**flow/config.mk**
```make
export PLATFORM = sky130hd
export DESIGN_NAME = FPU_top_level
export DESIGN_NICKNAME = FPU_top_level
export VERILOG_FILES = /design/flow/design.v
export SDC_FILE = /design/flow/constraint.sdc
export NUM_CORES = 4
export LEC_CHECK = 0
export ABC_AREA = 1
export CAP_MARGIN = 20
export CELL_PAD_IN_SITES_GLOBAL_PLACEMENT = 2
export CORE_MARGIN = 2
export CORE_UTILIZATION = 71
export GPL_TIMING_DRIVEN = 0
export SLEW_MARGIN = 10
export TNS_END_PERCENT = 60
```
**flow/constraint.sdc**
```tcl
create_clock -name core_clock -period 10.0 [get_ports {clk}]
set_input_delay 2.0000 -clock core_clock [delete_from_list [all_inputs] [get_ports {clk}]]
set_output_delay 2.0000 -clock core_clock [all_outputs]
set_load 0.01 [all_outputs]
```
**flow/design.v**
```verilog
module ADD_step1
  (
   input  [31:0] floating_point1_in,
   input  [31:0] floating_point2_in,
   output 	 sign_shifted,
   output [25:0] frac_shifted,
   output 	 sign_not_shifted,
   output [25:0] frac_not_shifted,
   output [7:0]  exp_max
   );
   reg  [7:0] 	 unsigned_exp_diff;
   reg 		 cmp_out;  
   wire [31:0] 	 floating_point_shift;
   wire [31:0] 	 floating_point_not_shift;
   reg  [31:0] 	 shifted_floating_point;
   int_compare cmp_exponents (
			      .exp1(floating_point1_in[30:23]), 
			      .exp2(floating_point2_in[30:23]),
			      .u_diff(unsigned_exp_diff),
			      .cmp_out(cmp_out)
			      );
   assign floating_point_shift = cmp_out ? floating_point1_in : floating_point2_in;
   assign floating_point_not_shift = cmp_out ? floating_point2_in : floating_point1_in;
   assign exp_max = cmp_out ? floating_point2_in[30:23] : floating_point1_in[30:23];
   right_shift shift_frac_with_smaller_exp (
	       .fraction({1'b1, floating_point_shift[22:0], 2'b0}),
	       .shift_amount(unsigned_exp_diff),
	       .result(frac_shifted)
	       );
   assign frac_not_shifted = {1'b1, floating_point_not_shift[22:0], 2'b0};
   assign sign_not_shifted = floating_point_not_shift[31];
   assign sign_shifted     = floating_point_shift[31];
endmodule
module ADD_step2
  (
   input  [25:0] frac1,
   input         sign1,
   input  [25:0] frac2,
   input         sign2,
   input  [7:0]  exp_max_in, 
   output        sign_out,
   output [25:0] sum,
   output        carry_out,
   output reg [7:0]  exp_max_out
   );
   reg [26:0] 	 frac1_signed;
   reg [26:0] 	 frac2_signed;
   reg [26:0] 	 sum_signed;
   always_comb begin : exp_max_assignment
      if(sum_signed == 0) exp_max_out = 8'b00000000;
      else exp_max_out = exp_max_in;
   end
   u_to_s change_to_signed1(
			    .sign(sign1),
			    .frac_unsigned(frac1),
			    .frac_signed(frac1_signed)
			    );
   u_to_s change_to_signed2(
			    .sign(sign2),
			    .frac_unsigned(frac2),
			    .frac_signed(frac2_signed)
			    );
  adder_26b add_signed_fracs(
			     .frac1(frac1_signed),
			     .frac2(frac2_signed),
			     .sum(sum_signed),
			     .ovf(carry_out)
			     );
   s_to_u change_to_unsigned(
			     .frac_signed(sum_signed),
			     .sign(sign_out),
			     .frac_unsigned(sum)
			     );
endmodule
module ADD_step3
  (
   input 	 ovf_in,
   input 	 unf_in,
   input 	 dz,  
   input 	 inv,
   input [2:0] 	 frm,
   input [7:0] 	 exponent_max_in,
   input 	 sign_in,
   input [25:0]  frac_in,
   input 	 carry_out,
   output [31:0] floating_point_out,
   output [4:0]  flags
   );
   wire        inexact;
   wire        sign;
   wire [7:0]  exponent;
   wire [22:0] frac;
   assign {sign, exponent, frac} = floating_point_out;
   reg [7:0] exp_minus_shift_amount;
   reg [25:0] shifted_frac;
   reg [7:0]  shifted_amount;
   reg [7:0]  exp_out;
   reg        ovf;
   reg        unf;
   left_shift shift_left (
			  .fraction(frac_in),
			  .result(shifted_frac),
			  .shifted_amount(shifted_amount)
			  );
   subtract SUB (
		 .exp1(exponent_max_in),
		 .shifted_amount(shifted_amount),
		 .result(exp_minus_shift_amount)
		 );
   reg [24:0] round_this;
   always_comb begin
      ovf = 0;
      unf = 0;
      if(carry_out == 1) begin
	 round_this = frac_in[25:1];
	 exp_out    = exponent_max_in + 1;
	 if((exponent_max_in == 8'b11111110) && (~unf_in)) ovf = 1;
      end
      else begin
	 round_this = shifted_frac[24:0];
	 exp_out    = exp_minus_shift_amount;
	 if(({1'b0, exponent_max_in} < shifted_amount) && (~ovf_in)) unf = 1;
      end
   end
   reg [31:0] round_out;
   logic round_flag;
   rounder ROUND (
		  .frm(frm),
		  .sign(sign_in),
		  .exp_in(exp_out),
		  .fraction(round_this),
		  .round_out(round_out),
		  .rounded(round_flag)
		  );
   assign inexact                  = ovf_in | ovf | unf_in | unf | round_flag;
   assign flags                    = {inv, dz, (ovf | ovf_in), (unf | unf_in), inexact};
   assign floating_point_out[31]   = round_out[31];
   assign floating_point_out[30:0] = inv    ? 31'b1111111101111111111111111111111 :
				     ovf_in ? 31'b1111111100000000000000000000000 :
				     ovf    ? 31'b1111111100000000000000000000000 :
				     unf_in ? 31'b0000000000000000000000000000000 :
				     unf    ? 31'b0000000000000000000000000000000 :
				     round_out[30:0];
endmodule
module MUL_step1
  (
   input  [31:0] fp1_in,
   input  [31:0] fp2_in,
   output        sign1,
   output        sign2,
   output [7:0]  exp1,
   output [7:0]  exp2,
   output [25:0] product,
   output        carry_out
   );
   assign sign1 = fp1_in[31];
   assign sign2 = fp2_in[31];
   assign exp1  = fp1_in[30:23];
   assign exp2  = fp2_in[30:23];
   mul_26b MUL (
		.frac_in1({1'b1, fp1_in[22:0], 2'b00}),
		.frac_in2({1'b1, fp2_in[22:0], 2'b00}),
		.frac_out(product),
		.overflow(carry_out)
		);
endmodule  
module MUL_step2
  (
   input        sign1,
   input        sign2,
   input  [7:0] exp1,
   input  [7:0] exp2,
   output       sign_out,
   output [7:0] sum_exp,
   output reg   ovf,
   output reg   unf,
   input        carry
   );
   adder_8b add_EXPs(
		     .carry(carry),
		     .exp1(exp1),
		     .exp2(exp2),
		     .sum(sum_exp),
		     .ovf(ovf),
		     .unf(unf)
		     );
   assign sign_out = sign1 ^ sign2;
endmodule
module int_compare(
	input      [7:0] exp1,
	input      [7:0] exp2,
	output     [7:0] u_diff,
	output reg       cmp_out
);
wire [8:0] u_exp1 = {1'b0, exp1};
wire [8:0] u_exp2 = {1'b0, exp2}; 
reg  [8:0] diff;
assign u_diff = diff[7:0];
always_comb begin 
	diff = u_exp1 - u_exp2;
	case(diff[8]) 
		1'b0: cmp_out = 1'b0;
		1'b1: begin
		      cmp_out = 1'b1; 
		      diff = -diff;
		      end
	endcase
end 
endmodule
module right_shift(
	input      [25:0] fraction,
	input      [7:0]  shift_amount,
	output reg [25:0] result
);
	always_comb begin
		case(shift_amount)
			0 : result = fraction;
			1 : result =  {1'd0, fraction[25:1]}; 
			2 : result =  {2'd0, fraction[25:2]};
			3 : result =  {3'd0, fraction[25:3]};
			4 : result =  {4'd0, fraction[25:4]};
			5 : result =  {5'd0, fraction[25:5]};
			6 : result =  {6'd0, fraction[25:6]};
			7 : result =  {7'd0, fraction[25:7]};
			8 : result =  {8'd0, fraction[25:8]};
			9 : result =  {9'd0, fraction[25:9]};
			10: result = {10'd0, fraction[25:10]}; 
			11: result = {11'd0, fraction[25:11]};
			12: result = {12'd0, fraction[25:12]};
			13: result = {13'd0, fraction[25:13]};
			14: result = {14'd0, fraction[25:14]};
			15: result = {15'd0, fraction[25:15]};
			16: result = {16'd0, fraction[25:16]};
			17: result = {17'd0, fraction[25:17]};
			18: result = {18'd0, fraction[25:18]};
			19: result = {19'd0, fraction[25:19]};
			20: result = {20'd0, fraction[25:20]};
			21: result = {21'd0, fraction[25:21]};
			22: result = {22'd0, fraction[25:22]};
			23: result = {23'd0, fraction[25:23]};
			24: result = {24'd0, fraction[25:24]};
			25: result = {25'd0, fraction[25]};
		   default: result = 26'd0;
	        endcase
	end
endmodule
module u_to_s(
	input             sign,
	input      [25:0] frac_unsigned,
	output reg [26:0] frac_signed
);
always_comb begin
	frac_signed = {1'b0, frac_unsigned};
	if(sign == 1) begin
		frac_signed = -frac_signed;
	end
end
endmodule
module s_to_u(
	input      [26:0] frac_signed,
	output reg        sign,
	output     [25:0] frac_unsigned
);
reg [26:0] rfrac_signed;
assign frac_unsigned = rfrac_signed[25:0];
always_comb begin
        sign = 0;
	rfrac_signed = frac_signed;
	if(frac_signed[26] == 1) begin
		rfrac_signed = -frac_signed;
		sign         = 1;
	end
end
endmodule
module adder_26b(
	input      [26:0] frac1,
	input      [26:0] frac2, 
	output reg [26:0] sum, 
	output reg        ovf
);
always_comb begin 
   sum = frac1 + frac2;
   ovf = 0;
   if(frac1[26] == 1 && frac2[26]== 1 && sum[26] == 0) begin
      ovf = 1;
      sum[26] = 1;
   end
   if(frac1[26] == 0 && frac2[26]== 0 && sum[26] == 1) begin
      ovf = 1;
      sum[26] = 0;
   end
end
endmodule
module mul_26b
(
 input  [25:0] frac_in1,
 input  [25:0] frac_in2,
 output [25:0] frac_out,
 output        overflow
 );
   reg 	[51:0] frac_out_52b;
   assign overflow = frac_out_52b[51];
   assign frac_out = frac_out_52b[50:25];
   always_comb begin : MULTIPLY
      frac_out_52b = frac_in1 * frac_in2;
   end
endmodule   
module adder_8b(
	input carry,
	input [7:0]  exp1,
	input [7:0]  exp2, 
	output [7:0] sum, 
	output 	     ovf,
	output 	     unf
);
   reg [7:0] 	     r_exp1;
   reg [7:0] 	     r_exp2;
   reg [7:0] 	     r_sum;
   always_comb begin
      r_exp1 = exp1 - 8'b10000000;
      r_exp2 = exp2 - 8'b10000000;
      r_sum  = r_exp1 + r_exp2;
   end
   assign sum = (exp1 + exp2) - 8'b10000000;  
   assign ovf = r_sum[7] && ~r_exp1[7] && ~r_exp2[7];
   assign unf = ((carry != 1) || (sum != 8'b11111111)) && (~r_sum[7] && r_exp1[7] && r_exp2[7]);
endmodule
module subtract
(
 input  [7:0] exp1,
 input  [7:0] shifted_amount,
 output [7:0] result
);
   reg [8:0]  u_exp1;
   reg [8:0]  u_shifted_amount;
   reg [8:0]  u_result;
always_comb   begin
   u_exp1           = {1'b0, exp1};
   u_shifted_amount = {1'b0,shifted_amount};
   u_result         = u_exp1 - u_shifted_amount;
end
   assign result = u_result[7:0];
endmodule  
module rounder(
	       input      [2:0]  frm,
	       input 		 sign,
	       input      [7:0]  exp_in,
	       input      [24:0] fraction,
	       output reg [31:0] round_out,
	       output            rounded
	       );
   reg        round_amount;
   localparam RNE = 3'b000;
   localparam RZE = 3'b001;
   localparam RDN = 3'b010;
   localparam RUP = 3'b011;
   localparam RMM = 3'b100;
   always_comb begin
      round_amount = 0;
      if(fraction[24:2] != '1) begin
	 if(frm == RNE) begin
	    if(fraction[1:0] == 2'b11)
	      round_amount = 1;
	 end
	 else if(frm == RZE) begin
	    round_amount = 0;
	 end
	 else if(frm == RDN) begin
	 if(sign == 1 && ((fraction[0] == 1) || (fraction[1] == 1)))
	    round_amount = 1;
	 end
	 else if(frm == RUP) begin
	    if(sign == 0 && ((fraction[0] == 1) || (fraction[1] == 1)))
	      round_amount = 1;
	 end
	 else if(frm == RMM) begin
	    if(fraction[1] == 1)
	      round_amount = 1;
	 end
      end  
   end  
   assign rounded   = round_amount;
   assign round_out = {sign, exp_in, fraction[24:2] + round_amount};
endmodule
module left_shift(
	input      [25:0] fraction,
	output reg [25:0] result,
	output reg [7:0] shifted_amount
);
	always_comb begin
	        result = fraction; 
	        shifted_amount = 0;
		casez(fraction) 
			26'b01????????????????????????: begin result = {fraction[24:0], 1'd0}; shifted_amount = 1;  end
			26'b001???????????????????????: begin result = {fraction[23:0], 2'd0}; shifted_amount = 2;  end
			26'b0001??????????????????????: begin result = {fraction[22:0], 3'd0}; shifted_amount = 3;  end 
			26'b00001?????????????????????: begin result = {fraction[21:0], 4'd0}; shifted_amount = 4;  end
			26'b000001????????????????????: begin result = {fraction[20:0], 5'd0}; shifted_amount = 5;  end
			26'b0000001???????????????????: begin result = {fraction[19:0], 6'd0}; shifted_amount = 6;  end
			26'b00000001??????????????????: begin result = {fraction[18:0], 7'd0}; shifted_amount = 7;  end 
			26'b000000001?????????????????: begin result = {fraction[17:0], 8'd0}; shifted_amount = 8;  end
			26'b0000000001????????????????: begin result = {fraction[16:0], 9'd0}; shifted_amount = 9;  end
			26'b00000000001???????????????: begin result = {fraction[15:0],10'd0}; shifted_amount = 10; end
			26'b000000000001??????????????: begin result = {fraction[14:0],11'd0}; shifted_amount = 11; end
			26'b0000000000001?????????????: begin result = {fraction[13:0],12'd0}; shifted_amount = 12; end
			26'b00000000000001????????????: begin result = {fraction[12:0],13'd0}; shifted_amount = 13; end
			26'b000000000000001???????????: begin result = {fraction[11:0],14'd0}; shifted_amount = 14; end
			26'b0000000000000001??????????: begin result = {fraction[10:0],15'd0}; shifted_amount = 15; end
			26'b00000000000000001?????????: begin result = {fraction[9:0], 16'd0}; shifted_amount = 16; end
			26'b000000000000000001????????: begin result = {fraction[8:0], 17'd0}; shifted_amount = 17; end
			26'b0000000000000000001???????: begin result = {fraction[7:0], 18'd0}; shifted_amount = 18; end
			26'b00000000000000000001??????: begin result = {fraction[6:0], 19'd0}; shifted_amount = 19; end
			26'b000000000000000000001?????: begin result = {fraction[5:0], 20'd0}; shifted_amount = 20; end
			26'b0000000000000000000001????: begin result = {fraction[4:0], 21'd0}; shifted_amount = 21; end
			26'b00000000000000000000001???: begin result = {fraction[3:0], 22'd0}; shifted_amount = 22; end
			26'b000000000000000000000001??: begin result = {fraction[2:0], 23'd0}; shifted_amount = 23; end
			26'b0000000000000000000000001?: begin result = {fraction[1:0], 24'd0}; shifted_amount = 24; end
			26'b00000000000000000000000001: begin result = {fraction[0],   25'd0}; shifted_amount = 25; end
		endcase
	end
endmodule
module FPU_top_level
(
 input 	       clk,
 input 	       nrst,
 input  [31:0] floating_point1,
 input  [31:0] floating_point2,
 input  [2:0]  frm,
 input  [6:0]  funct7,
 output [31:0] floating_point_out,
 output [4:0]  flags
 );
   reg [2:0]   frm2;
   reg [2:0]   frm3;
   reg [6:0]   funct7_2;
   reg [6:0]   funct7_3;
   localparam ADD = 7'b0100000;
   localparam MUL = 7'b0000010;
   reg 	       sign_shifted;
   reg [25:0]  frac_shifted;
   reg 	       sign_not_shifted;
   reg [25:0]  frac_not_shifted;
   reg [7:0]   exp_max;
   reg         mul_sign1;
   reg         mul_sign2;
   reg [7:0]   mul_exp1;
   reg [7:0]   mul_exp2;
   reg [25:0]  product;
   reg         mul_carry_out;
   reg [61:0]  step1_to_step2;
   reg [61:0]  nxt_step1_to_step2;
   reg        add_sign_out;
   reg [25:0] add_sum;
   reg 	      add_carry_out;
   reg [7:0]  add_exp_max;
   reg        mul_sign_out;
   reg [7:0]  sum_exp;
   reg        mul_ovf;
   reg        mul_unf;
   reg        inv;
   reg        inv2;
   reg        inv3;
   reg [37:0] step2_to_step3;
   reg [37:0] nxt_step2_to_step3;
        ADD_step1 addStep1(
			   .floating_point1_in(floating_point1),
			   .floating_point2_in(floating_point2),
			   .sign_shifted(sign_shifted),
			   .frac_shifted(frac_shifted),
			   .sign_not_shifted(sign_not_shifted),
			   .frac_not_shifted(frac_not_shifted),
			   .exp_max(exp_max)
			   );
        MUL_step1 mulStep1(
			   .fp1_in(floating_point1),
			   .fp2_in(floating_point2),
			   .sign1(mul_sign1),
			   .sign2(mul_sign2),
			   .exp1(mul_exp1),
			   .exp2(mul_exp2),
			   .product(product),
			   .carry_out(mul_carry_out)
			   );
   always_comb begin : check_for_invalid_op
      inv = 0;
      if(funct7 == ADD) begin
	 if((floating_point1[30:0] == 31'h7F800000) && 
	    (floating_point2[30:0] == 31'h7F800000) && 
	    (floating_point1[31] ^ floating_point2[31])) begin
	        inv = 1;
	 end
      end
      if(funct7 == MUL) begin
	 if(((floating_point1[30:0] == 31'h00000000)  &&
	     (floating_point2[30:0] == 31'h7F800000)) ||
	    ((floating_point1[30:0] == 31'h7F800000)  &&
	     (floating_point2[30:0] == 31'h00000000))) begin
	        inv = 1;
	 end
      end
   end  
   always_comb begin : select_op_step1to2
      nxt_step1_to_step2 = '0;
      case(funct7)
	ADD: begin
	   nxt_step1_to_step2[61]    = sign_shifted;
	   nxt_step1_to_step2[60:35] = frac_shifted;
	   nxt_step1_to_step2[34]    = sign_not_shifted;
	   nxt_step1_to_step2[33:8]  = frac_not_shifted;
	   nxt_step1_to_step2[7:0]   = exp_max;
	end
	MUL: begin
	   nxt_step1_to_step2[61]    = mul_sign1;
	   nxt_step1_to_step2[60]    = mul_sign2;
           nxt_step1_to_step2[59:52] = mul_exp1;
	   nxt_step1_to_step2[51:44] = mul_exp2;
	   nxt_step1_to_step2[43:18] = product;
	   nxt_step1_to_step2[17]    = mul_carry_out;
	end
      endcase  
   end  
   always_ff @ (posedge clk, negedge nrst) begin : STEP1_to_STEP2
      if(nrst == 0) begin
         frm2           <= 0;
	 step1_to_step2 <= 0;
         funct7_2       <= 0;
	 inv2           <= 0;
      end
      else begin
         frm2           <= frm;
	 step1_to_step2 <= nxt_step1_to_step2;
	 funct7_2       <= funct7;
	 inv2           <= inv;
      end
   end 
	 ADD_step2 add_step2 (
			      .frac1(step1_to_step2[60:35]),     
			      .sign1(step1_to_step2[61]),        
			      .frac2(step1_to_step2[33:8]),      
			      .sign2(step1_to_step2[34]),        
			      .exp_max_in(step1_to_step2[7:0]),  
			      .sign_out(add_sign_out),
			      .sum(add_sum),
			      .carry_out(add_carry_out),
			      .exp_max_out(add_exp_max)
			      );
         MUL_step2 mul_step2 (
			      .sign1(step1_to_step2[61]),    
			      .sign2(step1_to_step2[60]),    
			      .exp1(step1_to_step2[59:52]),  
			      .exp2(step1_to_step2[51:44]),  
			      .sign_out(mul_sign_out),
			      .sum_exp(sum_exp),
			      .ovf(mul_ovf),
			      .unf(mul_unf),
			      .carry(step1_to_step2[17])
			      );
   always_comb begin : select_op_step2to3
      nxt_step2_to_step3 = '0;
      case(funct7_2)
	ADD: begin
	   nxt_step2_to_step3[37:36]= 2'b00;
	   nxt_step2_to_step3[35]   = add_sign_out;
	   nxt_step2_to_step3[34:9] = add_sum;
	   nxt_step2_to_step3[8]    = add_carry_out;
	   nxt_step2_to_step3[7:0]  = add_exp_max;
	end
	MUL: begin
	   nxt_step2_to_step3[37]   = mul_ovf;
       	   nxt_step2_to_step3[36]   = mul_unf;	      
	   nxt_step2_to_step3[35]   = mul_sign_out;
	   nxt_step2_to_step3[34:9] = step1_to_step2[43:18];  
	   nxt_step2_to_step3[8]    = step1_to_step2[17];     
	   nxt_step2_to_step3[7:0]  = sum_exp;
	end
      endcase  
   end  
   always_ff @ (posedge clk, negedge nrst) begin : STEP2_to_STEP3
      if(nrst == 0) begin
	 funct7_3       <= 0;
         step2_to_step3 <= 0;
	 frm3           <= 0;
	 inv3           <= 0;
      end
      else begin
	 funct7_3       <= funct7_2;
	 step2_to_step3 <= nxt_step2_to_step3;
	 frm3           <= frm2;
	 inv3           <= inv2;
      end 
   end  
   reg o;
   always_comb begin
      if((step2_to_step3[7:0] == 8'b11111111) && (step2_to_step3[36] == 1'b0) && (step2_to_step3[8] == 0)) o = 1;
      else o = step2_to_step3[37]; 
   end
   ADD_step3 step3 (
		    .ovf_in(o),
		    .unf_in(step2_to_step3[36]),
		    .dz(1'b0),
		    .inv(inv3),
		    .frm(frm3),
		    .exponent_max_in(step2_to_step3[7:0]),
		    .sign_in(step2_to_step3[35]),
		    .frac_in(step2_to_step3[34:9]),
		    .carry_out(step2_to_step3[8]),
		    .floating_point_out(floating_point_out),
		    .flags(flags)
		    );
 endmodule
```
**flow/run.sh**
```bash
#!/bin/bash
# the make line also repeats each setting of config.mk as NAME=value (left out here)
make -C /OpenROAD-flow-scripts/flow DESIGN_CONFIG=/design/flow/config.mk WORK_HOME=/design/flow/orfs CLKGATE_MAP_FILE= finish
```
==> results of run 1 <==
==> ci_impl_report.md, run 1 <==
### Metrics collected by this job

| Metric | Value |
|---|---|
| Synth warn | 14 |
| Avg Inst Size Synth | 6.50 µm² |
| Post-synth ARST share | 100% |
| XOR/XNOR Area Share | 1.89% |
| Net Count, Synth | 6,271 |
| Area fraction in mux cells | 0.0281% |
| Yosys chip area | 35,600 µm² |
| Synth flops | 113 |
| Largest family of logic cells by area | adder cells |
| Die width | 228 µm |
| Row cnt | 82 |
| Outcome | did not finish |
| Cell type with the largest total area | fa_1 |
| Chip Height | 228 µm |
| Cell with the most instances after synthesis | nand2_1 |
| Post-synth top cells | 1,312 x nand2_1, 1,183 x inv_1, 624 x nor2_1 |
| Mapped Cells | 5,478 |
| Seq/Total Area, Yosys | 7.94% |
| Ys flop type | dfrtp_1 |
| Number of enable flip-flop cells | 0 |
| Top cells by area | fa_1 27%, nand2_1 14%, inv_1 12% |
| Ys cells | 5,478 |
| Yosys simple share | 28.7% |
| Die Size | 52,000 µm² |
| Post-Syn Area | 35,600 µm² |
| Core Region | 49,900 µm² |
| Adder-Cell Fraction of Synth Area | 35.5% |
| Pre-Place Util | 71.4% |
| Netlist cell types | 63 |
| Top area contributor share | 27.5% |
| Aoi share | 10.1% |
| Error msg | [ERROR GPL-0301] Utilization 141.694 % exceeds 100%. |
| Failing step | 3_1_place_gp_skip_io |
==> inputs of run 2 (changes only) <==
Settings changed: ABC_AREA 1 to not set, CAP_MARGIN 20 to 15, CELL_PAD_IN_SITES_GLOBAL_PLACEMENT 2 to not set, CORE_ASPECT_RATIO set to 1.59, CORE_UTILIZATION 71 to 47, CTS_CLUSTER_DIAMETER set to 398, CTS_CLUSTER_SIZE set to 43, GPL_TIMING_DRIVEN 0 to not set, HOLD_SLACK_MARGIN set to -0.09, MAX_ROUTING_LAYER set to met4, PLACE_DENSITY set to 0.67, SLEW_MARGIN 10 to 20.
Clock period 10.0 ns to 9.37 ns, I/O delays scaled along.
==> ci_impl_report.md, run 2 <==
### Yosys + OpenROAD results

| Metric | Value |
|---|---|
| Seq/Total Area, Yosys | 8.40% |
| Final TNS setup | 0 ps |
| # port buffers | 111 |
| Adder-Cell Fraction of Synth Area | 37.5% |
| DR vias/cell | 6.16 |
| Iter 0 DRT Violations | 3,233 |
| FF-to-FF End | step2_to_step3[1] |
| Ys cells | 4,220 |
| Ys flop type | dfrtp_1 |
| CP peak stage delay | 540 ps |
| Remaining global-route overflow | 0 |
| WP data required | 9670 ps |
| CP endpoint kind | flip-flop |
| DRT Pass-1 Iters | 6 |
| Crit path depth | 30 |
| Clk slew on worst S/H paths | 60 ps |
| Yosys chip area | 33,700 µm² |
| Cell with the most instances after synthesis | inv_1 |
| Buf/Inv on CP | 10 |
| R2R setup slack | 2670 ps |
| Vias in the first global route | 33,600 |
| Synthesis-to-finish area growth | 14.0% |
| Yosys simple share | 20.5% |
| Worst flop-to-flop path startpoint | step1_to_step2[43] |
| Pin count of the biggest net entering global routing | 64 |
| Slew HR | 18.5% |
| Maximum root-to-sink buffer count | 2 |
| Worst slew pin tran | 1210 ps |
| Max-cap viol count | 0 |
| Slowest cell on the critical path | fa_1 |
| Top cells by area | fa_1 29%, ha_1 8.5%, dfrtp_1 8.4% |
| Critical Path Fanout Max | 10 |
| Clock Latency Late Sink | 450 ps |
| First-pass GRT wire length | 198,000 µm |
| Post-synth ARST share | 100% |
| Final Wtd Congestion | 1.05 |
| Endpoints failing setup | 0 |
| Highest clock rate | 109 MHz |
| Critical path's most frequent cell | fa_1 |
| WL per Instance | 24.0 µm |
| RSZ-0062 raised after global routing | no |
| XOR/XNOR Area Share | 4.16% |
| # DRC | 0 |
| Hold Path Class | reg -> reg |
| Critical Path Start | floating_point1[7] |
| Post-Syn Area | 33,700 µm² |
| Die Size | 73,900 µm² |
| Num CTS Buffers | 17 |
| Pre-Place Util | 47.6% |
| Crit Path Category | in -> reg |
| Worst Path Arrival | 9470 ps |
| Chip Height | 342 µm |
| Avg Inst Size Synth | 7.98 µm² |
| Area fraction in mux cells | 1.26% |
| CTS Root Cell | clkbuf_16 |
| Routed Antenna Nets | 0 |
| Mapped Cells | 4,220 |
| Worst R2R Path Depth | 20 |
| Critical path capture point | step1_to_step2[17] |
| DP HPWL | 101,000 µm |
| Row cnt | 123 |
| Synth warn | 14 |
| Largest family of logic cells by area | adder cells |
| Startpoint types | input port |
| H-tree depth | 4 |
| CTS sink cnt | 113 |
| Nets | 5,169 |
| Die width | 216 µm |
| Min Hold Slack | 347 ps |
| Final clock skew | 18.4 ps |
| I/O pins | 113 |
| Hold path cells | 0 |
| Max-slew violations | 0 |
| Top area contributor share | 29.1% |
| Cell type with the largest total area | fa_1 |
| Final hold viol count | 0 |
| Post-layout period usage | 97.9% |
| Total routed wirelength | 128,000 µm |
| Worst Hold Path EP | inv3 |
| Post-DP Area | 37,800 µm² |
| CTS tree | built |
| Delay-heaviest family, CP | adder cells |
| Synth flops | 113 |
| Core Region | 70,800 µm² |
| Initial antenna violation count | 2 |
| Hold path start | inv2 |
| Total number of vias | 32,800 |
| Tool warning count | 33 |
| Design area | 38,400 µm² |
| Outcome | no timing/DRC/antenna violations |
| Netlist cell types | 96 |
| Min Tclk post-route | 9170 ps |
| GR Util All Layers | 36.0% |
| Aoi share | 17.3% |
| Post-synth top cells | 637 x inv_1, 518 x nand2_1, 489 x fa_1 |
| Net Count, Synth | 5,013 |
| Number of enable flip-flop cells | 0 |
==> run 2: through the flow <==
step	utilization (%)	instances	setup WS [ps]
final	54.2	5330	200
after detailed placement	53.4	5291	-442
after CTS	54.1	5323	12.6
after floorplan	-	4220	621
after global routing	54.2	5328	0.743
after global placement	53.3	5291	-370
==> run 2: timing repair <==
action | 4_1_cts | 5_1_grt
endpoints found under the setup margin | 0 | 15
hold buffers | 0 | 0
gates resized | 0 | 10
buffers inserted | 0 | 4
==> run 2: cell type report <==
class / instances / area (µm²)
Antenna cell: 4 / 10.0
Clock buffer: 20 / 447
Clock inverter: 12 / 87.6
Fill cell: 6727 / 32400
Inverter: 642 / 2410
Multi-Input combinational cell: 3152 / 27300
Sequential cell: 113 / 2830
Tap cell: 937 / 1170
Timing Repair Buffer: 450 / 4170
==> run 2: routing by layer <==
layer | GRT usage (%) | vias to the layer above | wire length (µm)
li1 | - | 14400 | -
met1 | 38.9 | 16100 | 44600
met2 | 62.1 | 1787 | 64100
met3 | 4.31 | 600 | 8730
met4 | 23.6 | 0 | 10600
met5 | - | - | 0
==> inputs of run 3 (changes only) <==
Settings changed: CAP_MARGIN 15 to 20, CORE_ASPECT_RATIO 1.59 to not set, CORE_UTILIZATION 47 to 72, CTS_CLUSTER_DIAMETER 398 to not set, CTS_CLUSTER_SIZE 43 to 50, HOLD_SLACK_MARGIN -0.09 to not set, MAX_ROUTING_LAYER met4 to not set, PLACE_DENSITY 0.67 to not set, TNS_END_PERCENT 60 to not set.
Clock period 9.37 ns to 7.32 ns, I/O delays scaled along.
==> ci_impl_report.md, run 3 <==
### Metrics collected by this job

| Metric | Value |
|---|---|
| Ys cells | 4,220 |
| Remaining global-route overflow | 171 |
| Netlist cell types | 96 |
| Num CTS Buffers | 17 |
| Post-DP Area | 38,000 µm² |
| Number of enable flip-flop cells | 0 |
| Failing step | 5_1_grt |
| Maximum root-to-sink buffer count | 2 |
| Cell with the most instances after synthesis | inv_1 |
| Ys flop type | dfrtp_1 |
| Post-synth top cells | 637 x inv_1, 518 x nand2_1, 489 x fa_1 |
| Error msg | [ERROR GRT-0116] Global routing finished with congestion. Check the congestion regions in the DRC Viewer. |
| # port buffers | 111 |
| CTS Root Cell | clkbuf_16 |
| Yosys simple share | 20.5% |
| Die Size | 48,500 µm² |
| GR Util All Layers | 81.0% |
| Adder-Cell Fraction of Synth Area | 37.5% |
| DP HPWL | 104,000 µm |
| Aoi share | 17.3% |
| Pre-Place Util | 72.6% |
| Die width | 220 µm |
| Core Region | 46,400 µm² |
| Outcome | did not finish |
| Mapped Cells | 4,220 |
| Synth flops | 113 |
| Final Wtd Congestion | 1.04 |
| Post-synth ARST share | 100% |
| Cell type with the largest total area | fa_1 |
| Yosys chip area | 33,700 µm² |
| Chip Height | 220 µm |
| Avg Inst Size Synth | 7.98 µm² |
| Net Count, Synth | 5,013 |
| Seq/Total Area, Yosys | 8.40% |
| I/O pins | 113 |
| CTS sink cnt | 113 |
| Synth warn | 14 |
| Top cells by area | fa_1 29%, ha_1 8.5%, dfrtp_1 8.4% |
| Largest family of logic cells by area | adder cells |
| Post-Syn Area | 33,700 µm² |
| XOR/XNOR Area Share | 4.16% |
| H-tree depth | 4 |
| Placed Cells incl. Taps | 5,027 |
| Row cnt | 79 |
| Top area contributor share | 29.1% |
| Area fraction in mux cells | 1.26% |
| Post-CTS Hold Buffers | 0 |
[run 3: timing repair]
| item | CTS |
|---|---|
| setup endpoints to repair | 38 |
| pin swaps | 133 |
| buffers inserted | 79 |
| endpoints found under the hold margin | 0 |
| resized | 276 |
| cloned | 12 |
[run 3: per-stage QoR]
stage	setup WS (ps)	hold WS (ps)	util, %	setup TNS, ps
after floorplan	-270	331	-	-1210
after global placement	-1160	334	82.0	-22420
after detailed placement	-1650	336	82.0	-34040
after CTS	-601	349	86.7	-8240
[run 3: layer usage]
layer | GRT overflow | track usage (%)
met1 | 5 | 81.7
met2 | 101 | 93.5
met3 | 4 | 69.8
met4 | 60 | 79.3
met5 | 1 | 41.9
==> inputs of run 4 (changes only) <==
Settings changed: ABC_AREA set to 1, CELL_PAD_IN_SITES_GLOBAL_PLACEMENT set to 1, CORE_UTILIZATION 72 to 71, CTS_CLUSTER_DIAMETER set to 144, CTS_CLUSTER_SIZE 50 to 12, GPL_TIMING_DRIVEN set to 1, HOLD_SLACK_MARGIN set to 0.15, MAX_ROUTING_LAYER set to met4, MIN_ROUTING_LAYER set to met2, PLACE_DENSITY_LB_ADDON set to 0.2, SLEW_MARGIN 20 to 30, TNS_END_PERCENT set to 60.
Clock period 7.32 ns to 8.52 ns, I/O delays scaled along.
==> ci_impl_report.md, run 4 <==
### Metrics collected by this job

| Metric | Value |
|---|---|
| Outcome | did not finish |
| Failing step | 3_1_place_gp_skip_io |
| Error msg | [ERROR FLW-0024] Place density exceeds 1.0 (current PLACE_DENSITY_LB_ADDON =  0.2). Please check if the value of  PLACE_DENSITY_LB_ADDON is between 0 and 0.99. |
| Yosys simple share | 28.7% |
| Ys flop type | dfrtp_1 |
| Avg Inst Size Synth | 6.50 µm² |
| Netlist cell types | 63 |
| Cell type with the largest total area | fa_1 |
| Net Count, Synth | 6,271 |
| Row cnt | 82 |
| Cell with the most instances after synthesis | nand2_1 |
| Mapped Cells | 5,478 |
| Post-synth top cells | 1,312 x nand2_1, 1,183 x inv_1, 624 x nor2_1 |
| Chip Height | 228 µm |
| Pre-Place Util | 71.4% |
| Number of enable flip-flop cells | 0 |
| Post-synth ARST share | 100% |
| Core Region | 49,900 µm² |
| XOR/XNOR Area Share | 1.89% |
| Synth warn | 14 |
| Post-Syn Area | 35,600 µm² |
| Top cells by area | fa_1 27%, nand2_1 14%, inv_1 12% |
| Aoi share | 10.1% |
| Die width | 228 µm |
| Adder-Cell Fraction of Synth Area | 35.5% |
| Area fraction in mux cells | 0.0281% |
| Yosys chip area | 35,600 µm² |
| Seq/Total Area, Yosys | 7.94% |
| Ys cells | 5,478 |
| Top area contributor share | 27.5% |
| Synth flops | 113 |
| Largest family of logic cells by area | adder cells |
| Die Size | 52,000 µm² |
==> inputs of run 5 (changes only) <==
Settings changed: ABC_AREA 1 to not set, CELL_PAD_IN_SITES_GLOBAL_PLACEMENT 1 to not set, CORE_UTILIZATION 71 to 70, CTS_CLUSTER_DIAMETER 144 to 381, CTS_CLUSTER_SIZE 12 to 34, GPL_TIMING_DRIVEN 1 to not set, HOLD_SLACK_MARGIN 0.15 to not set, MIN_ROUTING_LAYER met2 to not set, PLACE_DENSITY_LB_ADDON 0.2 to 0.06, SETUP_SLACK_MARGIN set to 1.61, SLEW_MARGIN 30 to 20, TNS_END_PERCENT 60 to 5.
Clock period 8.52 ns to 5.55 ns, I/O delays scaled along.
==> ci_impl_report.md, run 5 <==
### Metrics collected by this job

| Metric | Value |
|---|---|
| I/O pins | 113 |
| Outcome | did not finish |
| Ys cells | 4,220 |
| Maximum root-to-sink buffer count | 2 |
| Post-CTS Hold Buffers | 0 |
| Yosys simple share | 20.5% |
| XOR/XNOR Area Share | 4.16% |
| Top area contributor share | 29.1% |
| Die Size | 49,900 µm² |
| CTS sink cnt | 113 |
| Pre-Place Util | 70.7% |
| Synth warn | 14 |
| Post-Syn Area | 33,700 µm² |
| Top cells by area | fa_1 29%, ha_1 8.5%, dfrtp_1 8.4% |
| Error msg | [ERROR GRT-0116] Global routing finished with congestion. Check the congestion regions in the DRC Viewer. |
| Failing step | 5_1_grt |
| Area fraction in mux cells | 1.26% |
| Num CTS Buffers | 17 |
| Adder-Cell Fraction of Synth Area | 37.5% |
| Final Wtd Congestion | 1.10 |
| Seq/Total Area, Yosys | 8.40% |
| Net Count, Synth | 5,013 |
| Pre-CTS WS | -3080 ps |
| Synth flops | 113 |
| # port buffers | 111 |
| Aoi share | 17.3% |
| Yosys chip area | 33,700 µm² |
| Row cnt | 80 |
| Netlist cell types | 96 |
| Largest family of logic cells by area | adder cells |
| Number of enable flip-flop cells | 0 |
| H-tree depth | 4 |
| Ys flop type | dfrtp_1 |
| Post-synth ARST share | 100% |
| Cell with the most instances after synthesis | inv_1 |
| Remaining global-route overflow | 823 |
| Core Region | 47,600 µm² |
| Cell type with the largest total area | fa_1 |
| Avg Inst Size Synth | 7.98 µm² |
| Post-synth top cells | 637 x inv_1, 518 x nand2_1, 489 x fa_1 |
| GR Util All Layers | 92.1% |
| Mapped Cells | 4,220 |
| Chip Height | 223 µm |
| DP HPWL | 110,000 µm |
| Die width | 223 µm |
| CTS Root Cell | clkbuf_16 |
-- run 5: metal layers --
metal	global-route usage, %	GRT overflow
met5	-	-
met2	101	403
met1	89.7	72
met4	92.6	251
met3	83.6	97
-- run 5: metrics by stage --
stage | area [µm²] | instances | TNS (ps)
2_1_floorplan | 34300 | 4220 | -36510
3_3_place_gp | 40400 | 5331 | -77280
3_5_place_dp | 40400 | 5331 | -89500
4_1_cts | 43600 | 5487 | -59780
-- run 5: timing repair --
action                                  CTS
resized                                 597
buffers inserted                        100
gates cloned                             25
pin swaps                               157
endpoints found under the setup margin  112
==> inputs of run 6 (changes only) <==
Settings changed: CORE_UTILIZATION 70 to 66, CTS_CLUSTER_DIAMETER 381 to not set, CTS_CLUSTER_SIZE 34 to 39, MAX_ROUTING_LAYER met4 to not set, PLACE_DENSITY_LB_ADDON 0.06 to not set, SETUP_SLACK_MARGIN 1.61 to not set, TNS_END_PERCENT 5 to not set.
Clock period 5.55 ns to 7.49 ns, I/O delays scaled along.
==> ci_impl_report.md, run 6 <==
### Metrics collected by this job

| Metric | Value |
|---|---|
| Outcome | did not finish |
| Failing step | 5_1_grt |
| Error msg | [ERROR GRT-0232] Routing congestion too high. Check the congestion heatmap in the GUI. |
| Post-CTS Hold Buffers | 0 |
| Yosys simple share | 20.5% |
| Largest family of logic cells by area | adder cells |
| H-tree depth | 4 |
| Row cnt | 82 |
| Synth flops | 113 |
| Netlist cell types | 96 |
| Remaining global-route overflow | 852 |
| I/O pins | 113 |
| Net Count, Synth | 5,013 |
| Area fraction in mux cells | 1.26% |
| Die Size | 52,800 µm² |
| Adder-Cell Fraction of Synth Area | 37.5% |
| Seq/Total Area, Yosys | 8.40% |
| Final Wtd Congestion | 1.04 |
| DP HPWL | 105,000 µm |
| Post-synth ARST share | 100% |
| Synth warn | 14 |
| CTS Root Cell | clkbuf_16 |
| Top area contributor share | 29.1% |
| # port buffers | 111 |
| Ys flop type | dfrtp_1 |
| Avg Inst Size Synth | 7.98 µm² |
| Post-DP Area | 38,200 µm² |
| Chip Height | 230 µm |
| Top cells by area | fa_1 29%, ha_1 8.5%, dfrtp_1 8.4% |
| Post-synth top cells | 637 x inv_1, 518 x nand2_1, 489 x fa_1 |
| Cell with the most instances after synthesis | inv_1 |
| Number of enable flip-flop cells | 0 |
| GR Util All Layers | 89.6% |
| Aoi share | 17.3% |
| Core Region | 50,300 µm² |
| Num CTS Buffers | 17 |
| Cell type with the largest total area | fa_1 |
| XOR/XNOR Area Share | 4.16% |
| Die width | 230 µm |
| CTS sink cnt | 113 |
| Yosys chip area | 33,700 µm² |
| Mapped Cells | 4,220 |
| Maximum root-to-sink buffer count | 2 |
| Post-Syn Area | 33,700 µm² |
| Ys cells | 4,220 |
| Pre-Place Util | 67.0% |
run 6: per-layer routing:
layer / GRT usage (%) / GRT overflow
met4: 87.2 / 218
met2: 99.3 / 414
met3: 82.3 / 96
met5: 69.8 / 18
met1: 88.8 / 106
run 6: repair_timing:
| action | in CTS |
|---|---|
| gates cloned | 21 |
| gates resized | 356 |
| setup buffers | 85 |
| pin swaps | 143 |
| endpoints found under the setup margin | 39 |
run 6: metrics by stage:
stage	setup TNS (ps)	setup WS [ps]	std cells	hold WS (ps)
after floorplan	-266	-134	4220	331
after global placement	-29100	-1640	5104	333
after detailed placement	-32960	-1810	5104	339
after CTS	-4040	-553	5240	346
==> inputs of run 7 (changes only) <==
Settings changed: CTS_CLUSTER_SIZE 39 to 54, HOLD_SLACK_MARGIN set to -0.08, SETUP_SLACK_MARGIN set to 1.74, TNS_END_PERCENT set to 5.
Clock period 7.49 ns to 6.86 ns, I/O delays scaled along.
==> ci_impl_report.md, run 7 <==
### Metrics collected by this job

| Metric | Value |
|---|---|
| Seq/Total Area, Yosys | 8.40% |
| Aoi share | 17.3% |
| Cell type with the largest total area | fa_1 |
| Die Size | 52,800 µm² |
| Ys flop type | dfrtp_1 |
| Pre-Place Util | 67.0% |
| Avg Inst Size Synth | 7.98 µm² |
| Placed Cells incl. Taps | 5,136 |
| DP HPWL | 103,000 µm |
| Yosys chip area | 33,700 µm² |
| H-tree depth | 4 |
| Netlist cell types | 96 |
| Remaining global-route overflow | 82 |
| Post-Syn Area | 33,700 µm² |
| GR Util All Layers | 75.3% |
| Synth warn | 14 |
| Area fraction in mux cells | 1.26% |
| Error msg | [ERROR GRT-0116] Global routing finished with congestion. Check the congestion regions in the DRC Viewer. |
| Failing step | 5_1_grt |
| Adder-Cell Fraction of Synth Area | 37.5% |
| Cell with the most instances after synthesis | inv_1 |
| Row cnt | 82 |
| Post-synth ARST share | 100% |
| CTS sink cnt | 113 |
| Chip Height | 230 µm |
| Die width | 230 µm |
| Synth flops | 113 |
| Post-synth top cells | 637 x inv_1, 518 x nand2_1, 489 x fa_1 |
| XOR/XNOR Area Share | 4.16% |
| # port buffers | 111 |
| Net Count, Synth | 5,013 |
| Core Region | 50,300 µm² |
| Number of enable flip-flop cells | 0 |
| Maximum root-to-sink buffer count | 2 |
| Ys cells | 4,220 |
| Num CTS Buffers | 17 |
| Top cells by area | fa_1 29%, ha_1 8.5%, dfrtp_1 8.4% |
| Largest family of logic cells by area | adder cells |
| Outcome | did not finish |
| CTS Root Cell | clkbuf_16 |
| Top area contributor share | 29.1% |
| Mapped Cells | 4,220 |
| Yosys simple share | 20.5% |
| Final Wtd Congestion | 1.07 |
| I/O pins | 113 |
[run 7: layer usage]
metal  track usage (%)  GRT overflow
met5              31.3             0
met4              68.8            31
met3              61.1             4
met2              91.9            44
met1              76.8             3
[run 7: stage by stage]
stage / cell area (µm²) / hold WS, ps / setup slack, ps / utilization, %
after floorplan: 34300 / 331 / -638 / -
after detailed placement: 38400 / 336 / -2010 / 76.4
after CTS: 41300 / 358 / -929 / 82.1
after global placement: 38400 / 333 / -1760 / 76.4
[run 7: repair_timing]
item | CTS
pin swaps | 172
gates cloned | 14
gates resized | 427
hold buffers | 0
setup endpoints to repair | 111
setup buffers | 120
==> inputs of run 8 (changes only) <==
Settings changed: CTS_CLUSTER_SIZE 54 to 39, HOLD_SLACK_MARGIN -0.08 to not set, SETUP_SLACK_MARGIN 1.74 to -0.43, TNS_END_PERCENT 5 to not set.
Clock period 6.86 ns to 7.35 ns, I/O delays scaled along.
==> ci_impl_report.md, run 8 <==
### Yosys + OpenROAD results

| Metric | Value |
|---|---|
| Delay-heaviest family, CP | adder cells |
| H-tree depth | 4 |
| First-pass GRT wire length | 200,000 µm |
| Avg Inst Size Synth | 7.98 µm² |
| Min Tclk post-route | 8360 ps |
| Met2 Usage GRT | 73.2% |
| Post-CTS Hold Buffers | 0 |
| Largest family of logic cells by area | adder cells |
| Final hold viol count | 0 |
| Mapped Cells | 4,220 |
| CP endpoint kind | flip-flop |
| WL per Instance | 27.4 µm |
| Final clock skew | 9.45 ps |
| Top area contributor share | 29.1% |
| Clk slew on worst S/H paths | 60 ps |
| RSZ-0062 raised after global routing | yes |
| Iter 0 DRT Violations | 6,185 |
| CTS sink cnt | 113 |
| Hold path cells | 0 |
| GR peak layer | met2 |
| Vias in the first global route | 35,300 |
| SO Viols | negative setup slack |
| Remaining global-route overflow | 0 |
| Net Count, Synth | 5,013 |
| Crit Path Category | in -> reg |
| GR Util All Layers | 48.7% |
| Post-synth ARST share | 100% |
| Cell type with the largest total area | fa_1 |
| Maximum root-to-sink buffer count | 2 |
| Pre-Place Util | 67.0% |
| DRT Pass-1 Iters | 10 |
| Worst flop-to-flop path startpoint | step1_to_step2[44] |
| Post-Syn Area | 33,700 µm² |
| Cell with the most instances after synthesis | inv_1 |
| Worst Path Arrival | 8640 ps |
| Crit path depth | 30 |
| Final setup margin | -1010 ps |
| M1 GR Usage | 61.7% |
| Adder-Cell Fraction of Synth Area | 37.5% |
| CTS tree | built |
| Nets | 5,278 |
| Routed Antenna Nets | 0 |
| Row cnt | 82 |
| Critical Path Fanout Max | 6 |
| Aoi share | 17.3% |
| Worst slew pin tran | 1140 ps |
| CTS Root Cell | clkbuf_16 |
| Post-DP Area | 37,900 µm² |
| Outcome | failed layout checks |
| Synth warn | 14 |
| DP HPWL | 95,500 µm |
| Worst Hold Path EP | inv3 |
| Endpoints failing setup | 32 |
| Number of enable flip-flop cells | 0 |
| Design area | 39,700 µm² |
| Critical Path Start | floating_point1[18] |
| CP peak stage delay | 640 ps |
| Ys flop type | dfrtp_1 |
| Slew HR | 23.9% |
| Area fraction in mux cells | 1.26% |
| Chip Height | 230 µm |
| R2R setup slack | 1170 ps |
| Post-layout period usage | 114% |
| Netlist cell types | 96 |
| Die Size | 52,800 µm² |
| Synthesis-to-finish area growth | 17.9% |
| Met3 Use GR | 14.8% |
| # DRC | 0 |
| Hold Path Class | reg -> reg |
| Top cells by area | fa_1 29%, ha_1 8.5%, dfrtp_1 8.4% |
| Initial antenna violation count | 8 |
| Max-slew violations | 0 |
| Final Wtd Congestion | 1.06 |
| Max-cap viol count | 0 |
| Yosys chip area | 33,700 µm² |
| Yosys simple share | 20.5% |
| Slowest cell on the critical path | fa_2 |
| Clock Latency Late Sink | 420 ps |
| Tool warning count | 38 |
| Hold path start | inv2 |
| FF-to-FF End | step2_to_step3[1] |
| DR vias/cell | 7.03 |
| Ys cells | 4,220 |
| XOR/XNOR Area Share | 4.16% |
| Highest clock rate | 120 MHz |
| Pin count of the biggest net entering global routing | 61 |
| Fill cell count | 3,141 |
| Core Region | 50,300 µm² |
| I/O pins | 113 |
| Die width | 230 µm |
| Synth flops | 113 |
| Buf/Inv on CP | 11 |
| Num CTS Buffers | 17 |
| WP data required | 7630 ps |
| Total number of vias | 36,400 |
| Startpoint types | input port |
| Worst R2R Path Depth | 21 |
| Post-synth top cells | 637 x inv_1, 518 x nand2_1, 489 x fa_1 |
| Critical path's most frequent cell | fa_1 |
| Critical path capture point | step1_to_step2[42] |
| Seq/Total Area, Yosys | 8.40% |
| # port buffers | 111 |
| Total routed wirelength | 142,000 µm |
-- run 8: layer usage --
metal | up-vias | wire length (µm)
li1 | 14600 | -
met1 | 16900 | 47500
met2 | 3611 | 58000
met3 | 1328 | 21900
met4 | 2 | 14500
met5 | - | 13
-- run 8: what timing repair did --
item                       CTS  global route
gates cloned                11             7
setup endpoints to repair   21            34
resized                     59           147
setup buffers               19            31
pin swaps                   28            47
-- run 8: cell type report --
class                      count  area (µm²)  share of cell area, %
clock inverter                 9         154                  0.388
antenna                        9        22.5                 0.0567
clock buffer                  23         488                   1.23
tap                          672         841                   2.12
sequential                   113        2830                   7.12
multi-input combinational   3152       27600                   69.5
timing repair buffer         559        5360                   13.5
inverter                     642        2420                   6.09
-- run 8: per-stage QoR --
step           TNS [ps]  instances  utilization [%]  worst slack [ps]  hold WS, ps
6_report         -14000       5179             79.0             -1010          349
5_1_grt          -23100       5170             78.9             -1210          361
4_1_cts          -11600       5141             77.9              -787          349
3_5_place_dp     -30890       5083             75.5             -1530          340
3_3_place_gp     -26070       5083             75.5             -1360          336
2_1_floorplan     -3630       4220                -              -428          331
==> inputs of run 9 (changes only) <==
Settings changed: CAP_MARGIN 20 to 30, CORE_ASPECT_RATIO set to 1.15, CORE_UTILIZATION 66 to 69, CTS_CLUSTER_DIAMETER set to 258, CTS_CLUSTER_SIZE 39 to 43, MAX_ROUTING_LAYER set to met4, PLACE_DENSITY set to 0.67, SETUP_SLACK_MARGIN -0.43 to -0.59, TNS_END_PERCENT set to 60.
Clock period 7.35 ns to 7.69 ns, I/O delays scaled along.
==> ci_impl_report.md, run 9 <==
### Yosys + OpenROAD results

| Metric | Value |
|---|---|
| Outcome | failed layout checks |
| SO Viols | negative setup slack |
| Post-Syn Area | 33,700 µm² |
| First-pass GRT wire length | 197,000 µm |
| Ys cells | 4,220 |
| Metal-1 WL | 43,400 µm |
| Crit path depth | 28 |
| Worst R2R Path Depth | 20 |
| R2R setup slack | 1030 ps |
| Pre-Place Util | 70.0% |
| Num CTS Buffers | 17 |
| XOR/XNOR Area Share | 4.16% |
| Crit Path Category | in -> reg |
| Synthesis-to-finish area growth | 15.7% |
| Routed Antenna Nets | 0 |
| Hold path start | frm2[1] |
| Highest clock rate | 115 MHz |
| DP HPWL | 96,000 µm |
| Post-layout period usage | 113% |
| Nets | 5,225 |
| Worst Hold Path EP | frm3[1] |
| Clock Latency Late Sink | 440 ps |
| Total number of vias | 36,900 |
| Core Region | 48,100 µm² |
| Critical Path Start | floating_point1[11] |
| DRT Pass-1 Iters | 13 |
| Slew HR | 34.5% |
| FF-to-FF End | step2_to_step3[7] |
| Ys flop type | dfrtp_1 |
| GR Util All Layers | 52.2% |
| Endpoints failing setup | 39 |
| Area fraction in mux cells | 1.26% |
| Yosys chip area | 33,700 µm² |
| Top area contributor share | 29.1% |
| H-tree depth | 4 |
| Die width | 210 µm |
| Clk slew on worst S/H paths | 60 ps |
| Seq/Total Area, Yosys | 8.40% |
| Worst Path Arrival | 8970 ps |
| WP data required | 7990 ps |
| Mapped Cells | 4,220 |
| Worst flop-to-flop path startpoint | step1_to_step2[43] |
| I/O pins | 113 |
| Hold path cells | 0 |
| Synth flops | 113 |
| Die Size | 50,600 µm² |
| Top cells by area | fa_1 29%, ha_1 8.5%, dfrtp_1 8.4% |
| Worst slew pin tran | 956 ps |
| Largest family of logic cells by area | adder cells |
| Remaining global-route overflow | 0 |
| Final Wtd Congestion | 1.07 |
| Adder-Cell Fraction of Synth Area | 37.5% |
| WL per Instance | 28.5 µm |
| Max Used Layer | met4 |
| CTS Root Cell | clkbuf_16 |
| Row cnt | 86 |
| Critical path capture point | step1_to_step2[42] |
| Hold Path Class | reg -> reg |
| Final setup margin | -982 ps |
| Critical Path Fanout Max | 8 |
| Post-synth top cells | 637 x inv_1, 518 x nand2_1, 489 x fa_1 |
| Netlist cell types | 96 |
| Avg Inst Size Synth | 7.98 µm² |
| Delay-heaviest family, CP | adder cells |
| Aoi share | 17.3% |
| CTS tree | built |
| CP endpoint kind | flip-flop |
| Min Hold Slack | 360 ps |
| Max-cap viol count | 0 |
| Tool warning count | 35 |
| Vias in the first global route | 36,000 |
| # port buffers | 111 |
| Final clock skew | 9.34 ps |
| Initial antenna violation count | 12 |
| Max-slew violations | 0 |
| Met2 WL post-DR | 60,000 µm |
| Slowest cell on the critical path | fa_1 |
| Startpoint types | input port |
| Iter 0 DRT Violations | 6,531 |
| Buf/Inv on CP | 8 |
| Pin count of the biggest net entering global routing | 59 |
| Synth warn | 14 |
| Min Tclk post-route | 8670 ps |
| Cell with the most instances after synthesis | inv_1 |
| # DRC | 0 |
| Post-CTS Hold Buffers | 0 |
| Total routed wirelength | 145,000 µm |
| Post-synth ARST share | 100% |
| Cell type with the largest total area | fa_1 |
| Net Count, Synth | 5,013 |
| Critical path's most frequent cell | fa_1 |
| Yosys simple share | 20.5% |
| Maximum root-to-sink buffer count | 2 |
| CTS sink cnt | 113 |
| Number of enable flip-flop cells | 0 |
| DR vias/cell | 7.26 |
| Layout Utilization | 81.0% |
| Final hold viol count | 0 |
| WL met3 | 22,100 µm |
| CP peak stage delay | 680 ps |
| Chip Height | 241 µm |
[run 9: area by class of cell]
class	count	area, µm²
antenna	21	52.6
tap	616	771
sequential	113	2830
inverter	642	2430
multi-input combinational	3152	27500
clock buffer	19	433
fill	2796	9150
clock inverter	13	136
timing repair buffer	506	4790
[run 9: per-layer routing]
metal	up-vias	GRT usage (%)
met5	-	-
met2	3772	80.2
met4	0	42.7
met1	16900	57.7
li1	14500	-
met3	1706	13.4
[run 9: repair_timing]
action                     in CTS  in global routing
setup endpoints to repair      15                 18
buffers inserted                8                 43
pin swaps                      10                 25
cloned                          1                 16
gates resized                  30                121
[run 9: metrics by stage]
stage,setup TNS [ps],area (µm²),setup slack (ps),instances
floorplan,-5340,33700,-513,4220
global placement,-22330,37400,-1110,4988
detailed placement,-27560,37400,-1320,4988
CTS,-8710,38100,-584,5024
global route,-26290,38900,-1040,5075
finish,-21130,38900,-982,5082
==> inputs of run 10 (changes only) <==
Settings changed: CAP_MARGIN 30 to 20, CORE_ASPECT_RATIO 1.15 to not set, CORE_UTILIZATION 69 to 70, CTS_CLUSTER_DIAMETER 258 to not set, CTS_CLUSTER_SIZE 43 to 41, HOLD_SLACK_MARGIN set to -0.08, MAX_ROUTING_LAYER met4 to not set, PLACE_DENSITY 0.67 to 0.66, SETUP_SLACK_MARGIN -0.59 to -0.55, TNS_END_PERCENT 60 to not set.
Clock period 7.69 ns to 7.67 ns, I/O delays scaled along.
==> ci_impl_report.md, run 10 <==
### Yosys + OpenROAD results

| Metric | Value |
|---|---|
| First-pass GRT wire length | 196,000 µm |
| WP data required | 7960 ps |
| H-tree depth | 4 |
| Critical Path Fanout Max | 14 |
| Final setup margin | -813 ps |
| Max-slew violations | 0 |
| Fill cell count | 2,757 |
| Final hold viol count | 0 |
| Min Tclk post-route | 8480 ps |
| I/O pins | 113 |
| Avg Inst Size Synth | 7.98 µm² |
| Worst R2R Path Depth | 21 |
| CTS sink cnt | 113 |
| Post-synth ARST share | 100% |
| # DRC | 0 |
| Row cnt | 80 |
| Clk slew on worst S/H paths | 60 ps |
| Hold path start | frm2[2] |
| # port buffers | 111 |
| Post-CTS Hold Buffers | 0 |
| Hold path cells | 0 |
| Clock Latency Late Sink | 430 ps |
| FF-to-FF End | step2_to_step3[4] |
| Maximum root-to-sink buffer count | 2 |
| Routed Antenna Nets | 0 |
| Slowest cell on the critical path | fa_1 |
| Highest clock rate | 118 MHz |
| Num CTS Buffers | 17 |
| Nets | 5,257 |
| DP HPWL | 95,700 µm |
| Die Size | 49,900 µm² |
| Synth warn | 14 |
| Pre-CTS WS | -1300 ps |
| Critical path capture point | step1_to_step2[17] |
| Yosys chip area | 33,700 µm² |
| Yosys simple share | 20.5% |
| Critical path's most frequent cell | fa_1 |
| GR Util All Layers | 50.7% |
| Buf/Inv on CP | 7 |
| Aoi share | 17.3% |
| Area fraction in mux cells | 1.26% |
| Pin count of the biggest net entering global routing | 66 |
| Slew HR | 24.9% |
| Hold Path Class | reg -> reg |
| Vias in the first global route | 35,400 |
| Crit path depth | 27 |
| Critical Path Start | floating_point2[0] |
| CTS tree | built |
| Top cells by area | fa_1 29%, ha_1 8.5%, dfrtp_1 8.4% |
| Die width | 223 µm |
| CTS Root Cell | clkbuf_16 |
| Mapped Cells | 4,220 |
| XOR/XNOR Area Share | 4.16% |
| Startpoint types | input port |
| Initial antenna violation count | 6 |
| CP endpoint kind | flip-flop |
| Worst Path Arrival | 8780 ps |
| Final Wtd Congestion | 1.08 |
| Remaining global-route overflow | 0 |
| Delay-heaviest family, CP | adder cells |
| Post-layout period usage | 111% |
| Worst slew pin tran | 1100 ps |
| Adder-Cell Fraction of Synth Area | 37.5% |
| Max-cap viol count | 0 |
| Netlist cell types | 96 |
| Endpoints failing setup | 38 |
| Ys cells | 4,220 |
| DR vias/cell | 7.19 |
| Synthesis-to-finish area growth | 16.1% |
| Largest family of logic cells by area | adder cells |
| Outcome | failed layout checks |
| R2R setup slack | 1390 ps |
| DRT Pass-1 Iters | 14 |
| Iter 0 DRT Violations | 6,838 |
| Total number of vias | 36,700 |
| Cell with the most instances after synthesis | inv_1 |
| Net Count, Synth | 5,013 |
| WL per Instance | 27.5 µm |
| Post-Syn Area | 33,700 µm² |
| Crit Path Category | in -> reg |
| Synth flops | 113 |
| Top area contributor share | 29.1% |
| Cell type with the largest total area | fa_1 |
| Min Hold Slack | 344 ps |
| Chip Height | 223 µm |
| Pre-Place Util | 70.7% |
| Worst Hold Path EP | frm3[2] |
| Core Region | 47,600 µm² |
| SO Viols | negative setup slack |
| Post-synth top cells | 637 x inv_1, 518 x nand2_1, 489 x fa_1 |
| Total routed wirelength | 140,000 µm |
| Ys flop type | dfrtp_1 |
| Final clock skew | 13.8 ps |
| Number of enable flip-flop cells | 0 |
| Worst flop-to-flop path startpoint | step1_to_step2[43] |
| Seq/Total Area, Yosys | 8.40% |
| CP peak stage delay | 730 ps |
| Tool warning count | 36 |
run 10: timing repair:
item                       CTS  global route
buffers inserted             6            29
gates resized               25           141
gates cloned                 0            16
setup endpoints to repair   14            17
pin swaps                   16            36
run 10: final cells by class:
| type | instances | area, µm² | share of cell area (%) |
|---|---|---|---|
| Multi-Input combinational cell | 3152 | 27500 | 70.4 |
| Timing Repair Buffer | 538 | 4920 | 12.6 |
| Sequential cell | 113 | 2830 | 7.24 |
| Inverter | 642 | 2420 | 6.19 |
| Tap cell | 615 | 769 | 1.97 |
| Clock buffer | 19 | 443 | 1.13 |
| Clock inverter | 13 | 163 | 0.416 |
| Antenna cell | 5 | 12.5 | 0.0320 |
run 10: stage by stage:
step                      utilization [%]  cells  setup TNS (ps)  area, µm²
after CTS                            80.9   5080           -6740      38600
after detailed placement             79.4   5042          -24230      37800
after global placement               79.4   5042          -19510      37800
after floorplan                         -   4220           -5610      33700
final                                82.1   5097          -13070      39100
after global routing                 82.0   5092          -17210      39100
run 10: routing by layer:
metal,vias up,global-route usage (%),wire length (µm)
met5,-,0,72
met4,4,29.5,14000
met3,1448,17.1,24000
met2,3753,76.8,57100
met1,16900,63.6,45200
li1,14600,-,-
==> inputs of run 11 (changes only) <==
Settings changed: CORE_UTILIZATION 70 to 40, CTS_CLUSTER_DIAMETER set to 260, CTS_CLUSTER_SIZE 41 to 98, HOLD_SLACK_MARGIN -0.08 to not set, PLACE_DENSITY 0.66 to 0.42, SETUP_SLACK_MARGIN -0.55 to not set.
Clock period 7.67 ns to 10.0 ns, I/O delays scaled along.
==> ci_impl_report.md, run 11 <==
### Yosys + OpenROAD results

| Metric | Value |
|---|---|
| # DRC | 0 |
| Total routed wirelength | 133,000 µm |
| Endpoints failing setup | 0 |
| Final clock skew | 13.3 ps |
| Outcome | no timing/DRC/antenna violations |
| Pre-CTS WS | -279 ps |
| Hold path start | inv2 |
| Final Wtd Congestion | 0.952 |
| Synthesis-to-finish area growth | 10.8% |
| Final hold viol count | 0 |
| Vias in the first global route | 32,100 |
| Top area contributor share | 29.1% |
| H-tree depth | 4 |
| Tool warning count | 35 |
| Highest clock rate | 103 MHz |
| Cell with the most instances after synthesis | inv_1 |
| Post-Layout Cell Count | 5,310 |
| Worst Path Arrival | 9970 ps |
| GR Util All Layers | 31.4% |
| Hold Path Class | reg -> reg |
| Metal-1 WL | 58,700 µm |
| Slowest cell on the critical path | clkdlybuf4s50_1 |
| Worst Hold Path EP | inv3 |
| Min Hold Slack | 349 ps |
| Post-synth ARST share | 100% |
| Critical path's most frequent cell | fa_1 |
| Post-CTS Hold Buffers | 0 |
| Iter 0 DRT Violations | 2,786 |
| Synth flops | 113 |
| Maximum root-to-sink buffer count | 2 |
| Number of enable flip-flop cells | 0 |
| Delay-heaviest family, CP | adder cells |
| Max Used Layer | met5 |
| Area fraction in mux cells | 1.26% |
| Largest family of logic cells by area | adder cells |
| Yosys simple share | 20.5% |
| Seq/Total Area, Yosys | 8.40% |
| Adder-Cell Fraction of Synth Area | 37.5% |
| Critical path capture point | step1_to_step2[42] |
| Post-Syn Area | 33,700 µm² |
| R2R setup slack | 3100 ps |
| FF-to-FF End | step2_to_step3[5] |
| Min Tclk post-route | 9670 ps |
| WL met3 | 8040 µm |
| RSZ-0062 raised after global routing | no |
| Num CTS Buffers | 17 |
| Synth warn | 14 |
| Buf/Inv on CP | 8 |
| Mapped Cells | 4,220 |
| Max-cap viol count | 0 |
| Worst R2R Path Depth | 20 |
| DP HPWL | 100,000 µm |
| I/O pins | 113 |
| Netlist cell types | 96 |
| Worst slew pin tran | 1120 ps |
| Crit Path Category | in -> reg |
| Startpoint types | input port |
| Post-layout period usage | 96.7% |
| Avg Inst Size Synth | 7.98 µm² |
| Chip Height | 294 µm |
| Post-synth top cells | 637 x inv_1, 518 x nand2_1, 489 x fa_1 |
| Hold path cells | 0 |
| Nets | 5,010 |
| XOR/XNOR Area Share | 4.16% |
| First-pass GRT wire length | 206,000 µm |
| Critical Path Start | floating_point2[17] |
| Max-slew violations | 0 |
| # port buffers | 111 |
| Remaining global-route overflow | 0 |
| Top cells by area | fa_1 29%, ha_1 8.5%, dfrtp_1 8.4% |
| Fill cell count | 8,603 |
| WP data required | 10,290 ps |
| Clk slew on worst S/H paths | 50 ps |
| Critical Path Fanout Max | 10 |
| Clock Latency Late Sink | 450 ps |
| Total number of vias | 31,100 |
| Met2 WL post-DR | 62,200 µm |
| CTS tree | built |
| Core Region | 83,600 µm² |
| Routed Antenna Nets | 0 |
| Row cnt | 106 |
| Die Size | 86,500 µm² |
| DR vias/cell | 5.86 |
| Final setup margin | 329 ps |
| Pre-Place Util | 40.3% |
| Crit path depth | 27 |
| WL per Instance | 25.1 µm |
| Net Count, Synth | 5,013 |
| CP peak stage delay | 890 ps |
| Die width | 294 µm |
| Worst flop-to-flop path startpoint | step1_to_step2[43] |
| Pin count of the biggest net entering global routing | 58 |
| Ant diodes | 0 |
| Yosys chip area | 33,700 µm² |
| Placed Cells incl. Taps | 5,278 |
| Slew HR | 23.5% |
| Cell type with the largest total area | fa_1 |
| Initial antenna violation count | 1 |
| CTS sink cnt | 113 |
| DRT Pass-1 Iters | 8 |
| CP endpoint kind | flip-flop |
| Ys cells | 4,220 |
| Ys flop type | dfrtp_1 |
| Aoi share | 17.3% |
| CTS Root Cell | clkbuf_16 |
==> run 11: final cells by class <==
cell class	count	area, µm²	area share, %
clock inverter	14	133	0.355
sequential	113	2830	7.58
clock buffer	18	439	1.18
timing repair buffer	291	2920	7.81
multi-input combinational	3152	27200	73.0
tap	1080	1350	3.62
inverter	642	2410	6.46
==> run 11: timing repair <==
action	4_1_cts	5_1_grt
endpoints found under the setup margin	0	8
gates resized	0	2
setup buffers	0	0
==> run 11: metrics by stage <==
step	instance area (µm²)	TNS, ps	util [%]
6_report	37300	0	44.7
2_1_floorplan	33700	0	-
5_1_grt	37300	0	44.7
3_3_place_gp	36700	-622	44.0
4_1_cts	37300	0	44.7
3_5_place_dp	36700	-1010	44.0
==> run 11: routing by layer <==
layer / global-route usage (%) / vias up
li1: - / 14100
met1: 43.3 / 15600
met2: 51.5 / 1225
met3: 3.49 / 250
met4: 9.81 / 2
met5: 0 / -
